Setup of P:
// riscv_cpu
module riscv_cpu(
	input  rst,
	input  clk,
	output reg [31:0] PC,
	output Inst_Req_Valid,
	input Inst_Req_Ack,
	input  [31:0] Instruction,
	input Inst_Valid,
	output Inst_Ack,
	output [31:0] Address,
	output MemWrite,
	output [31:0] Write_data,
	output [3:0] Write_strb,
	output MemRead,
	input Mem_Req_Ack,
	input  [31:0] Read_data,
	input Read_data_Valid,
	output Read_data_Ack
);
Size in the first run: roughly 5800 cells after synthesis, roughly 1300 flip-flops, roughly 180 I/O pins.
clock: 7.02 ns
lec_check: 0
cap_margin: 20
core_margin: 2
core_utilization: 66
max_routing_layer: met4
setup_slack_margin: 0.83
slew_margin: 20
run.sh (not shown) runs the stock make flow with config.mk's settings and CLKGATE_MAP_FILE=.
The flow ended early for P: it failed with a tool error in global routing (5_1_grt).
Inputs modified between P and Q:
--- a/flow/config.mk
+++ b/flow/config.mk
@@ -8,6 +8,7 @@
 export CAP_MARGIN = 20
 export CORE_MARGIN = 2
-export CORE_UTILIZATION = 66
-export MAX_ROUTING_LAYER = met4
-export SETUP_SLACK_MARGIN = 0.83
+export CORE_UTILIZATION = 57
+export CTS_CLUSTER_SIZE = 34
+export HOLD_SLACK_MARGIN = 0.27
+export SETUP_SLACK_MARGIN = 0.96
 export SLEW_MARGIN = 20
==> flow/constraint.sdc <==
create_clock -name core_clock -period 4.7 [get_ports {clk}]
set_input_delay 0.9400 -clock core_clock [delete_from_list [all_inputs] [get_ports {clk}]]
set_output_delay 0.9400 -clock core_clock [all_outputs]
set_load 0.01 [all_outputs]
Notes after the runs:
- Tool error GRT-0116 stopped P during global routing (5_1_grt); no final results.
- The final report for Q shows a completed flow and a layout that fails verification, specifically negative setup slack.
- Looking at routability congestion estimate from global placement, Q sits about 2% below P.
- From P to Q, post-synthesis share of cell area spent on full adders, half adders and majority gates did not move at all.
- Between P and Q, die boundary height increased.
- Q and P ended up with roughly the same synthesized area.
- Floorplan check, Q vs P: die outline larger in Q
- When the final numbers for P and Q were put side by side, the post-detailed-placement cell area turned out to be smaller in P.
- When Q is measured against P, its width of the die turns out 7.5% higher.
- Row maximum level of the CTS H-tree: Q higher / P lower
[inputs] R vs Q
--- a/flow/config.mk
+++ b/flow/config.mk
@@ -8,7 +8,5 @@
 export CAP_MARGIN = 20
 export CORE_MARGIN = 2
-export CORE_UTILIZATION = 57
-export CTS_CLUSTER_SIZE = 34
-export HOLD_SLACK_MARGIN = 0.27
-export SETUP_SLACK_MARGIN = 0.96
+export CORE_UTILIZATION = 59
+export SETUP_SLACK_MARGIN = 1.49
 export SLEW_MARGIN = 20
==> flow/constraint.sdc <==
create_clock -name core_clock -period 5.72 [get_ports {clk}]
set_input_delay 1.1440 -clock core_clock [delete_from_list [all_inputs] [get_ports {clk}]]
set_output_delay 1.1440 -clock core_clock [all_outputs]
set_load 0.01 [all_outputs]
==> comparison <==
To summarise Q: no stage aborted, but the layout did not pass its checks, failing on negative setup slack. STATUS run=R STAGES=ALL_DONE FINAL_CHECKS=FAILED CAUSE=negative setup slack. The data required time of the critical path number comes out higher for R vs Q. Via total after detailed routing: R > Q. Relative to Q, final worst-path cycle share has decreased by 22 points in R.
For S, these inputs were changed with respect to R:
--- a/flow/config.mk
+++ b/flow/config.mk
@@ -8,5 +8,4 @@
 export CAP_MARGIN = 20
 export CORE_MARGIN = 2
-export CORE_UTILIZATION = 59
-export SETUP_SLACK_MARGIN = 1.49
+export CORE_UTILIZATION = 11
 export SLEW_MARGIN = 20
==> flow/constraint.sdc <==
create_clock -name core_clock -period 10.6 [get_ports {clk}]
set_input_delay 2.1200 -clock core_clock [delete_from_list [all_inputs] [get_ports {clk}]]
set_output_delay 2.1200 -clock core_clock [all_outputs]
set_load 0.01 [all_outputs]
==> results <==
- In summary, S completed successfully, with a layout that passed the timing, design-rule and antenna checks.
- In the tables for R and S, sequential share of layout area reads higher with S.
- Diff R -> S: largest net degree at the start of global routing increased 9.3%, via count decreased 13%, net load switching power decreased 49%.
--- input diff S..T ---
--- a/flow/config.mk
+++ b/flow/config.mk
@@ -6,6 +6,8 @@
 export NUM_CORES = 4
 export LEC_CHECK = 0
-export CAP_MARGIN = 20
+export ABC_AREA = 1
+export CAP_MARGIN = 30
 export CORE_MARGIN = 2
-export CORE_UTILIZATION = 11
+export CORE_UTILIZATION = 40
+export CTS_CLUSTER_SIZE = 14
 export SLEW_MARGIN = 20
==> flow/constraint.sdc <==
create_clock -name core_clock -period 8.5 [get_ports {clk}]
set_input_delay 1.7000 -clock core_clock [delete_from_list [all_inputs] [get_ports {clk}]]
set_output_delay 1.7000 -clock core_clock [all_outputs]
set_load 0.01 [all_outputs]
--- outcome ---
- Changes observed in T relative to S: number of signal-net inverters in the final layout went up about 500%; detailed placer's ending HPWL went up about 8%; total power draw went up 0.0026 W; number of rows created at floorplan went down 139.
- Summary of T over S: critical path depth now sits higher, number of placed I/O pins now sits at about the same level.


riscv_cpu again, from the RTL that the note above started with.
==> flow/config.mk <==
export PLATFORM = sky130hd
export DESIGN_NAME = riscv_cpu
export DESIGN_NICKNAME = riscv_cpu
export VERILOG_FILES = /design/flow/design.v
export SDC_FILE = /design/flow/constraint.sdc
export NUM_CORES = 4
export LEC_CHECK = 0
export ABC_AREA = 1
export CAP_MARGIN = 20
export CORE_ASPECT_RATIO = 1.1
export CORE_MARGIN = 2
export CORE_UTILIZATION = 72
export CTS_CLUSTER_DIAMETER = 394
export CTS_CLUSTER_SIZE = 98
export SLEW_MARGIN = 20
export TNS_END_PERCENT = 100
==> flow/constraint.sdc <==
create_clock -name core_clock -period 2.71 [get_ports {clk}]
set_input_delay 0.5420 -clock core_clock [delete_from_list [all_inputs] [get_ports {clk}]]
set_output_delay 0.5420 -clock core_clock [all_outputs]
set_load 0.01 [all_outputs]
The baseline died in 5_1_grt (GRT-0232).
Rerun with:
Settings changed: ABC_AREA 1 to default, CORE_ASPECT_RATIO 1.1 to default, CORE_UTILIZATION 72 to 40, CTS_CLUSTER_DIAMETER 394 to default, CTS_CLUSTER_SIZE 98 to default, TNS_END_PERCENT 100 to default.
Clock period 2.71 ns to 8.5 ns, I/O delays scaled along.
- With this change the flow went through all stages and came out clean
- synthesized area drops by a few percent
- die size came out higher by well over a third
- synthesized cell count falls by well over a third
Rerun with:
Settings changed: CORE_UTILIZATION 40 to 66, MAX_ROUTING_LAYER from default to met4, SETUP_SLACK_MARGIN from default to 0.83.
Clock period 8.5 ns to 7.03 ns, I/O delays scaled along.
The new run died in 5_1_grt (GRT-0232).
Synthesized cell count does not change.
Area after synthesis does not change.
Die area fell by 39%.
Rerun with:
Settings changed: CORE_UTILIZATION 66 to 31, MAX_ROUTING_LAYER met4 to default, SETUP_SLACK_MARGIN 0.83 to default.
Clock period 7.03 ns to 8.04 ns, I/O delays scaled along.
Result: The changed run completed without violations. Die area rose by 110%. Synthesized area does not change. Synthesized cell count is unchanged.
Rerun with:
Settings changed: CORE_UTILIZATION 31 to 40.
Effect: The new run ran to the end with violations: antenna violations; flip-flop count is unchanged; register-to-register slack is worse by 0.09 ns; clock power grows by a few percent; combinational power is higher by a few percent; fmax went down slightly; wire length came out higher slightly; setup slack degrades by 0.088 ns.


Starting RTL as in the previous note.
clock: 5.72 ns
lec_check: 0
cap_margin: 20
core_margin: 2
core_utilization: 64
cts_cluster_size: 46
place_density_lb_addon: 0.02
setup_slack_margin: 1.49
slew_margin: 20
The baseline died in 5_1_grt on GRT-0232.
Next try:
CORE_UTILIZATION = 57   (was 64)
CTS_CLUSTER_SIZE = not set   (was 46)
PLACE_DENSITY_LB_ADDON = not set   (was 0.02)
SETUP_SLACK_MARGIN = 0.96   (was 1.49)
clock period = 5.43 ns   (was 5.72 ns; I/O delays follow)
- Now the flow completed, yet does not pass: negative setup slack
- synthesized cell count is unchanged
- area after synthesis stays the same
- die area rose by 12%


Starting RTL as in the previous note.
Settings: LEC_CHECK=0, CAP_MARGIN=40, CELL_PAD_IN_SITES_DETAIL_PLACEMENT=0, CORE_MARGIN=2, CORE_UTILIZATION=61, CTS_CLUSTER_SIZE=38, HOLD_SLACK_MARGIN=0.28, MIN_ROUTING_LAYER=met1, PLACE_DENSITY_LB_ADDON=0.01, SETUP_SLACK_MARGIN=1.47, SLEW_MARGIN=20, TNS_END_PERCENT=70; clock period 5.94 ns.
The first run finished but fails on negative setup slack.
Change:
- CAP_MARGIN: 40 -> 20
- CELL_PAD_IN_SITES_DETAIL_PLACEMENT: 0 -> unset
- CORE_UTILIZATION: 61 -> 57
- CTS_CLUSTER_SIZE: 38 -> unset
- HOLD_SLACK_MARGIN: 0.28 -> unset
- MIN_ROUTING_LAYER: met1 -> unset
- PLACE_DENSITY_LB_ADDON: 0.01 -> unset
- SETUP_SLACK_MARGIN: 1.47 -> 0.83
- TNS_END_PERCENT: 70 -> unset
- clock period: 5.94 -> 4.46 ns (I/O delays scaled with it)
The new run ran to the end with violations: negative setup slack.
Final area came out higher by 3.7%.
Sequential share of layout area came out lower by 1.5 points.
Setup slack got worse by 1.5 ns.
Total power came out higher by 37%.
Utilization came out lower by 2.1 points.
Wire length came out lower by 0.65%.
Combinational power came out higher by 44%.
Area after synthesis is unchanged.
Change:
- CORE_UTILIZATION: 57 -> 61
- CTS_CLUSTER_SIZE: unset -> 36
- HOLD_SLACK_MARGIN: unset -> 0.27
- SETUP_SLACK_MARGIN: 0.83 -> 0.96
- clock period: 4.46 -> 5.43 ns (I/O delays scaled with it)
Outcome: The changed run stopped in global routing with GRT-0232; synthesized cell count does not change; die area drops by a few percent; synthesized area stays the same.


Starting RTL as in the previous note.
make LEC_CHECK=0 ABC_AREA=1 CAP_MARGIN=20 CORE_MARGIN=2 CORE_UTILIZATION=72 CTS_CLUSTER_DIAMETER=394 CTS_CLUSTER_SIZE=98 SLEW_MARGIN=20 TNS_END_PERCENT=5 finish   # period 2.71 ns
The starting point failed in 5_1_grt on GRT-0232.
Next try:
ABC_AREA = unset   (was 1)
CORE_UTILIZATION = 40   (was 72)
CTS_CLUSTER_DIAMETER = unset   (was 394)
CTS_CLUSTER_SIZE = unset   (was 98)
TNS_END_PERCENT = unset   (was 5)
clock period = 5.92 ns   (was 2.71 ns; I/O delays follow)
Result: The changed run completed, yet does not pass: negative setup slack. Die area goes up by 73%. Area after synthesis is lower by 3.2%. Synthesized cell count came out lower by 38%.
Next try:
CELL_PAD_IN_SITES_GLOBAL_PLACEMENT = 3   (was unset)
MAX_ROUTING_LAYER = met4   (was unset)
MIN_ROUTING_LAYER = met2   (was unset)
clock period = 8.5 ns   (was 5.92 ns; I/O delays follow)
=> The changed run completed without violations; power came out lower by 31%; utilization shrinks by 3.3 points; flip-flop count stays the same.
Next try:
CELL_PAD_IN_SITES_GLOBAL_PLACEMENT = unset   (was 3)
CORE_UTILIZATION = 64   (was 40)
MIN_ROUTING_LAYER = unset   (was met2)
SETUP_SLACK_MARGIN = -0.38   (was unset)
clock period = 5.72 ns   (was 8.5 ns; I/O delays follow)
This time the run aborted during 5_1_grt.
Area after synthesis does not change.
Die area went down by 37%.
Synthesized cell count is unchanged.
Power figures rest on the tool's default switching activity, not on a simulated workload.
